Setup of v33:
Design conv_kernel, start of the top module:
module conv_kernel(
	clk,
	rst_n,
	clear,
	i_pixel,
	i_weight,
	o_pixel
);
clock: 10.8 ns
lec_check: 0
cap_margin: 20
core_margin: 2
core_utilization: 69
cts_cluster_diameter: 250
cts_cluster_size: 48
max_routing_layer: met4
slew_margin: 20
run.sh (not shown) runs the stock make flow with config.mk's settings and CLKGATE_MAP_FILE=.
The layout from v33, despite a flow that completed every stage, fails the layout checks, with the failing checks listed as setup timing.
[inputs] v54 vs v33
- PLACE_DENSITY now 0.65, previously not set
- CORE_UTILIZATION now 72, was 69
- SETUP_SLACK_MARGIN now -0.76, previously not set
Notes after the runs:
Ran to the end and failed final checks on setup timing: v54. Between v54 and v33, cell count is higher for v33, v54 comes in under that. Critical path launch point: add_a[23] -> v54, add_a[21] -> v33. Vertical extent of the die ends up higher on v33. | met1 global-route usage | v54 vs v33 | ≈ equal |. [compare] base=v33 new=v54: routed wire length dropped 34000 um; critical path depth climbed 1; number of I/O pins barely changed; non-clock buffer count dropped 99; count of vias placed by the detailed router dropped 11%.
Input-level comparison between v51 and v54:
- swapping 72 for 40 in CORE_UTILIZATION
- clearing MAX_ROUTING_LAYER, which used to be met4
- clearing CTS_CLUSTER_SIZE, which used to be 48
- clearing PLACE_DENSITY, which used to be 0.65
- clearing SETUP_SLACK_MARGIN, which used to be -0.76
- clearing CTS_CLUSTER_DIAMETER, which used to be 250
- swapping 10.8 for 11.8 in the clock period (ns, I/O delays scaled along)
--- outcome ---
Having completed the whole flow, v51 delivered a layout that passed the timing, design-rule and antenna checks.
Setup slack: v51 more than v54
On global-route usage over all layers, the lower figure sits with v51, not v54.
Global-route wire length before repair: v51 > v54
Between v51 and v54, the difference in post-synthesis to final-layout area growth is negligible.
| cell area after layout | v51 vs v54 | ≈ equal |
Input changes introduced in v32 (baseline for comparison: v51):
- changing CORE_UTILIZATION from 40 to 72
- setting CTS_CLUSTER_SIZE to 39 for the first time
- setting PLACE_DENSITY_LB_ADDON to 0.01 for the first time
- setting SETUP_SLACK_MARGIN to 0.75 for the first time
- changing the clock period (ns, I/O delays scaled along) from 11.8 to 8.09
==> comparison <==
Looking at total placed instance area, v32 sits above v51.
On multiplexer area fraction after synthesis, v51 tracks v32 almost exactly.
Area of the core region, v32 and v51, lower one = v32.
FAIL v32 @ clock tree synthesis (4_1_cts): tool exited with error
Input-level comparison between v57 and v32:
- SETUP_SLACK_MARGIN: 0.75 -> unset
- PLACE_DENSITY: unset -> 0.66
- CTS_CLUSTER_SIZE: 39 -> unset
- PLACE_DENSITY_LB_ADDON: 0.01 -> unset
- the clock period (ns, I/O delays scaled along): 8.09 -> 9.7
### Flow results
- Status: v57 FAILED at global routing (5_1_grt) (tool error)
- v57 ended up with a higher post-place setup slack than v32 did.
- Going from v32 to v57, fraction of registers with async set/reset about even, routability-driven placement congestion ratio rose about 0.4%, yosys cell count about even.
- Cmp v57 vs v32: half-perimeter wire length of the detailed placement result lower in v57
- Placed instance area, v57 vs v32: down by a few percent


Starting RTL as in the previous note.
Design conv_kernel, start of the top module:
module conv_kernel(
	clk,
	rst_n,
	clear,
	i_pixel,
	i_weight,
	o_pixel
);
parameter	WIDTH	=	32;
input					clk;
input					rst_n;
input					clear;
input	[WIDTH-1:0]		i_pixel;
input	[WIDTH-1:0]		i_weight;
output	[WIDTH-1:0]		o_pixel;
reg		[WIDTH-1:0]		o_pixel;
reg		[WIDTH-1:0]		mult_a;
reg		[WIDTH-1:0]		mult_b;
wire	[WIDTH-1:0]		product;
reg		[WIDTH-1:0]		add_a;
reg		[WIDTH-1:0]		add_b;
wire	[WIDTH-1:0]		sum;
always @(posedge clk, negedge rst_n)	begin
	if(!rst_n) begin
		mult_a		<=	32'b0;
		mult_b		<=	32'b0;
	end
	else begin
		mult_a		<=	i_pixel;
		mult_b		<=	i_weight;
	end
end
always @(posedge clk, negedge rst_n)	begin
	if(!rst_n) begin
		add_a		<=	32'b0;
		add_b		<=	32'b0;
	end
	else if (clear) begin
		add_a		<=	32'b0;
		add_b		<=	32'b0;
	end			
	else begin
		add_a		<=	product;
		add_b		<=	sum;
	end
end
always @(posedge clk, negedge rst_n)	begin
	if(!rst_n) begin
		o_pixel		<=	32'b0;
	end
	else if (clear) begin
		o_pixel		<=	32'b0;
	end
	else begin
		o_pixel		<=	sum;
	end
end
floating_adder U_floating_adder (
  .s_axis_a_tvalid(),             
  .s_axis_a_tdata(add_a),               
  .s_axis_a_tlast(),               
  .s_axis_b_tvalid(),             
  .s_axis_b_tdata(add_b),               
  .m_axis_result_tvalid(),   
  .m_axis_result_tdata(sum),     
  .m_axis_result_tlast()     
);
floating_mult U_floating_mult (
  .s_axis_a_tvalid(),             
  .s_axis_a_tdata(mult_a),               
  .s_axis_b_tvalid(),             
  .s_axis_b_tdata(mult_b),               
  .m_axis_result_tvalid(),   
  ...
export LEC_CHECK = 0
export ABC_AREA = 1
export CAP_MARGIN = 35
export CELL_PAD_IN_SITES_DETAIL_PLACEMENT = 1
export CELL_PAD_IN_SITES_GLOBAL_PLACEMENT = 3
export CORE_ASPECT_RATIO = 1.79
export CORE_MARGIN = 2
export CORE_UTILIZATION = 40
export CTS_CLUSTER_DIAMETER = 283
export CTS_CLUSTER_SIZE = 31
export GPL_ROUTABILITY_DRIVEN = 0
export MAX_ROUTING_LAYER = met4
export PLACE_DENSITY_LB_ADDON = 0.07
export SETUP_SLACK_MARGIN = 0.69
export SLEW_MARGIN = 20
export TNS_END_PERCENT = 70
create_clock -name core_clock -period 8.43 [get_ports {clk}]
The first run ran to the end with violations: setup timing.
Change:
==> flow/config.mk (replaced) <==
export PLATFORM = sky130hd
export DESIGN_NAME = conv_kernel
export DESIGN_NICKNAME = conv_kernel
export VERILOG_FILES = /design/flow/design.v
export SDC_FILE = /design/flow/constraint.sdc
export NUM_CORES = 4
export LEC_CHECK = 0
export CAP_MARGIN = 20
export CORE_MARGIN = 2
export CORE_UTILIZATION = 40
export SLEW_MARGIN = 20
==> flow/constraint.sdc (replaced) <==
create_clock -name core_clock -period 12.0 [get_ports {clk}]
set_input_delay 2.4000 -clock core_clock [delete_from_list [all_inputs] [get_ports {clk}]]
set_output_delay 2.4000 -clock core_clock [all_outputs]
set_load 0.01 [all_outputs]
After rerunning:
- Now the flow completed without violations
- wire length fell by 25%
- final area fell by 21%
Change:
--- a/flow/config.mk
+++ b/flow/config.mk
@@ -9,3 +9,3 @@
 export CORE_MARGIN = 2
-export CORE_UTILIZATION = 40
+export CORE_UTILIZATION = 54
 export SLEW_MARGIN = 20
==> flow/constraint.sdc (replaced) <==
create_clock -name core_clock -period 11.8 [get_ports {clk}]
set_input_delay 2.3600 -clock core_clock [delete_from_list [all_inputs] [get_ports {clk}]]
set_output_delay 2.3600 -clock core_clock [all_outputs]
set_load 0.01 [all_outputs]
Non-clock buffer count rose by 10; hold slack gets better by 0.076 ns; register-to-register slack degrades by 0.16 ns; design area decreases by 0.55%; wire length fell by about 3%; setup slack got worse by 0.16 ns.
Change:
--- a/flow/config.mk
+++ b/flow/config.mk
@@ -9,3 +9,8 @@
 export CORE_MARGIN = 2
-export CORE_UTILIZATION = 54
+export CORE_UTILIZATION = 72
+export CTS_CLUSTER_DIAMETER = 250
+export CTS_CLUSTER_SIZE = 48
+export MAX_ROUTING_LAYER = met4
+export PLACE_DENSITY = 0.65
+export SETUP_SLACK_MARGIN = 3.13
 export SLEW_MARGIN = 20
==> flow/constraint.sdc (replaced) <==
create_clock -name core_clock -period 10.8 [get_ports {clk}]
set_input_delay 2.1600 -clock core_clock [delete_from_list [all_inputs] [get_ports {clk}]]
set_output_delay 2.1600 -clock core_clock [all_outputs]
set_load 0.01 [all_outputs]
Now the flow failed in 5_1_grt on GRT-0232.
Synthesized cell count does not change.
Die area went down by about 25%.
Area after synthesis stays the same.
Change:
--- a/flow/config.mk
+++ b/flow/config.mk
@@ -9,8 +9,3 @@
 export CORE_MARGIN = 2
-export CORE_UTILIZATION = 72
-export CTS_CLUSTER_DIAMETER = 250
-export CTS_CLUSTER_SIZE = 48
-export MAX_ROUTING_LAYER = met4
-export PLACE_DENSITY = 0.65
-export SETUP_SLACK_MARGIN = 3.13
+export CORE_UTILIZATION = 64
 export SLEW_MARGIN = 20
==> flow/constraint.sdc (replaced) <==
create_clock -name core_clock -period 13.3 [get_ports {clk}]
set_input_delay 2.6600 -clock core_clock [delete_from_list [all_inputs] [get_ports {clk}]]
set_output_delay 2.6600 -clock core_clock [all_outputs]
set_load 0.01 [all_outputs]
Effect: The changed run produced a clean layout. Die area came out higher by 12%. Area after synthesis does not change. Synthesized cell count does not change.
Change:
--- a/flow/config.mk
+++ b/flow/config.mk
@@ -9,3 +9,5 @@
 export CORE_MARGIN = 2
-export CORE_UTILIZATION = 64
+export CORE_UTILIZATION = 57
+export PLACE_DENSITY = 0.6
+export SETUP_SLACK_MARGIN = 2.49
 export SLEW_MARGIN = 20
==> flow/constraint.sdc (replaced) <==
create_clock -name core_clock -period 9.7 [get_ports {clk}]
set_input_delay 1.9400 -clock core_clock [delete_from_list [all_inputs] [get_ports {clk}]]
set_output_delay 1.9400 -clock core_clock [all_outputs]
set_load 0.01 [all_outputs]
The changed run finished but failed the layout checks on setup timing.
Worst setup slack got worse by 2.1 ns.
Critical path depth is higher by 12.
